==> v25: inputs <==
==> flow/design.v <==
`timescale 1ns / 1ps
module BlockA(
	input a,
	input b,
	input c_in,
	output s,
	output g,
	output p
	);
assign s = a ^ b ^ c_in;
assign g = a & b;
assign p = a | b;
endmodule
module BlockB(
	input c_in,
	input G_ij,
	input G_jk,
	input P_ij,
	input P_jk,
	output c_pass,
	output c_out,
	output G_out,
	output P_out
	);
assign G_out = G_jk | (P_jk & G_ij);
assign P_out = P_jk & P_ij;
assign c_pass = c_in;
assign c_out = G_ij | (P_ij & c_in);
endmodule
`timescale 1ns / 1ps
module EightBitAdder(
    input [7:0] a,
    input [7:0] b,
	 input carry_in,
    output [7:0] s,
    output carry_out
    );
		wire c [0:14];
		wire g [0:14];
		wire p [0:14];
		assign c[14] = carry_in;
		assign carry_out = g[14]|(p[14]&carry_in);
		generate
		genvar i;
			for(i = 0; i<8; i = i+1)
			begin: Block_Generator
				BlockA A(
					.a(a[i]),
					.b(b[i]),
					.s(s[i]),
					.g(g[i]),
					.p(p[i]),
					.c_in(c[i])
					);
				if	(i < 7)
					BlockB B(
						.c_in(c[i+8]),
						.c_pass(c[2*i]),
						.c_out(c[2*i+1]),
						.G_ij(g[2*i]),
						.G_jk(g[2*i+1]),
						.G_out(g[i+8]),
						.P_ij(p[2*i]),
						.P_jk(p[2*i+1]),
						.P_out(p[i+8])
						);
			end
		endgenerate
endmodule
`timescale 1ns / 1ps
module AddSubCLA129Bits(
		input [128:0] a,
		input [128:0] b,
		input add_sub,
		output [128:0] s,
		output carry_out
		);
		wire c [0:254];
		wire g [0:254];
		wire p [0:254];
		wire b_add_sub [128:0];
		wire [1:0] g_con, p_con;
		wire c_con;
		assign carry_out = (g_con[1]|(p_con[1]&add_sub))^add_sub;
		generate
		genvar i;
			for(i = 0; i<129; i = i+1)
			begin: Block_Generator
				if (i < 128)
					BlockA A(
						.a(a[i]),
						.b(b_add_sub[i]),
						.s(s[i]),
						.g(g[i]),
						.p(p[i]),
						.c_in(c[i])
						);
				if	(i < 127)
					BlockB B(
						.c_in(c[i+128]),
						.c_pass(c[2*i]),
						.c_out(c[2*i+1]),
						.G_ij(g[2*i]),
						.G_jk(g[2*i+1]),
						.G_out(g[i+128]),
						.P_ij(p[2*i]),
						.P_jk(p[2*i+1]),
						.P_out(p[i+128])
						);
				assign b_add_sub[i] = b[i]^add_sub;
			end
		endgenerate
		BlockA LastBit_A(
			.a(a[128]),
			.b(b_add_sub[128]),
			.s(s[128]),
			.g(g_con[0]),
			.p(p_con[0]),
			.c_in(c_con)
			);
		BlockB B_08(
			.c_in(add_sub),
			.c_pass(c[254]),
			.c_out(c_con),
			.G_ij(g[254]),
			.G_jk(g_con[0]),
			.G_out(g_con[1]),
			.P_ij(p[254]),
			.P_jk(p_con[0]),
			.P_out(p_con[1])
			);
endmodule
`timescale 1ns / 1ps
module SequentialNonrestoringDivider128Bit(
    input [127:0] dividend_q,
    input [127:0] divisor_m,
    input clk,
	 input reset_n,
    output [127:0] quotient,
	 output [127:0] remainder,
	 output done
    );
	parameter [2:0] 	START = 3'b000,
							SHIFT = 3'b001,
							ACCUM = 3'b010,
							FIX_REMAINDER = 3'b011,
							DONE = 3'b100;
	reg [2:0] state;
	reg [7:0] count;
	reg [127:0] q_shift;
	reg [129:0] a_shift;
	reg add_sub_control;
	wire [129:0] add_sub_out;
	wire [7:0] count_plusone;
	EightBitAdder count_inc (
		.a(count),
		.b(8'b0),
		.carry_in(1'b1),
		.s(count_plusone),
		.carry_out()
		);
	wire add_sub_carry;
	AddSubCLA129Bits add_sub (
		.a(a_shift[128:0]), 
		.b({1'b0, divisor_m}), 
		.add_sub(add_sub_control), 
		.s(add_sub_out[128:0]), 
		.carry_out(add_sub_carry)
		);
	assign add_sub_out[129] = a_shift[129] ^ add_sub_carry;
	always @(posedge clk or negedge reset_n)
	begin
		if (!reset_n) 
			state <= START;
		else
		begin
			case (state)
				START: 			begin
									q_shift <= dividend_q;
									a_shift <= 130'h0;
									add_sub_control <= 1;
									count <= 8'h00;
									state <= SHIFT;
									end
				SHIFT: 			begin
									count <= count + 1;
									{a_shift, q_shift} <= {a_shift[128:0], q_shift, 1'b0};
									state <= ACCUM;
									end
				ACCUM:			begin
									a_shift <= add_sub_out[129:0];
									if (add_sub_out[129])
										begin
										add_sub_control <= 0;
										q_shift[0] <= 0;
										end
									else
										begin
										add_sub_control <= 1;
										q_shift[0] <= 1;
										end
									state <= (count == 8'b10000000)? FIX_REMAINDER : SHIFT;
									end
				FIX_REMAINDER:	begin
									if (a_shift[129])
										begin
										add_sub_control <= 0;
										a_shift <= add_sub_out[129:0];
										state <= FIX_REMAINDER;
										end
									else
										begin
										state <= DONE;
										end
									end
				DONE:				begin
									state <= DONE;
									end
			endcase
		end
	end
	assign done = state[2];
	assign quotient = q_shift;
	assign remainder = a_shift[127:0];
endmodule
==> flow/run.sh <==
#!/bin/bash
# the make line also repeats each setting of config.mk as NAME=value (left out here)
make -C /OpenROAD-flow-scripts/flow DESIGN_CONFIG=/design/flow/config.mk WORK_HOME=/design/flow/orfs CLKGATE_MAP_FILE= finish
==> flow/config.mk <==
export PLATFORM = sky130hd
export DESIGN_NAME = SequentialNonrestoringDivider128Bit
export DESIGN_NICKNAME = SequentialNonrestoringDivider128Bit
export VERILOG_FILES = /design/flow/design.v
export SDC_FILE = /design/flow/constraint.sdc
export NUM_CORES = 4
export LEC_CHECK = 0
export CAP_MARGIN = 20
export CORE_MARGIN = 2
export CORE_UTILIZATION = 15
export SLEW_MARGIN = 20
==> flow/constraint.sdc <==
create_clock -name core_clock -period 5.26 [get_ports {clk}]
set_input_delay 1.0520 -clock core_clock [delete_from_list [all_inputs] [get_ports {clk}]]
set_output_delay 1.0520 -clock core_clock [all_outputs]
set_load 0.01 [all_outputs]
==> v5 (differences from v25) <==
CORE_UTILIZATION = 72   (was 15)
==> flow/constraint.sdc (replaced) <==
create_clock -name core_clock -period 3.27 [get_ports {clk}]
set_input_delay 0.6540 -clock core_clock [delete_from_list [all_inputs] [get_ports {clk}]]
set_output_delay 0.6540 -clock core_clock [all_outputs]
set_load 0.01 [all_outputs]
==> v9 (differences from v25) <==
CORE_UTILIZATION = 66   (was 15)
HOLD_SLACK_MARGIN = -0.08   (was default)
==> flow/constraint.sdc (replaced) <==
create_clock -name core_clock -period 4.44 [get_ports {clk}]
set_input_delay 0.8880 -clock core_clock [delete_from_list [all_inputs] [get_ports {clk}]]
set_output_delay 0.8880 -clock core_clock [all_outputs]
set_load 0.01 [all_outputs]
==> summary of the runs <==
v5 failed in detailed placement (3_5_place_dp). v25 completed with no timing, DRC or antenna violations. v9 never finished: it broke off in global routing (5_1_grt).
Synthesized area is the same in v25 and v5.
In synthesized cell count, v5 and v9 do not differ.
The lowest die size belongs to v5, the highest to v25.
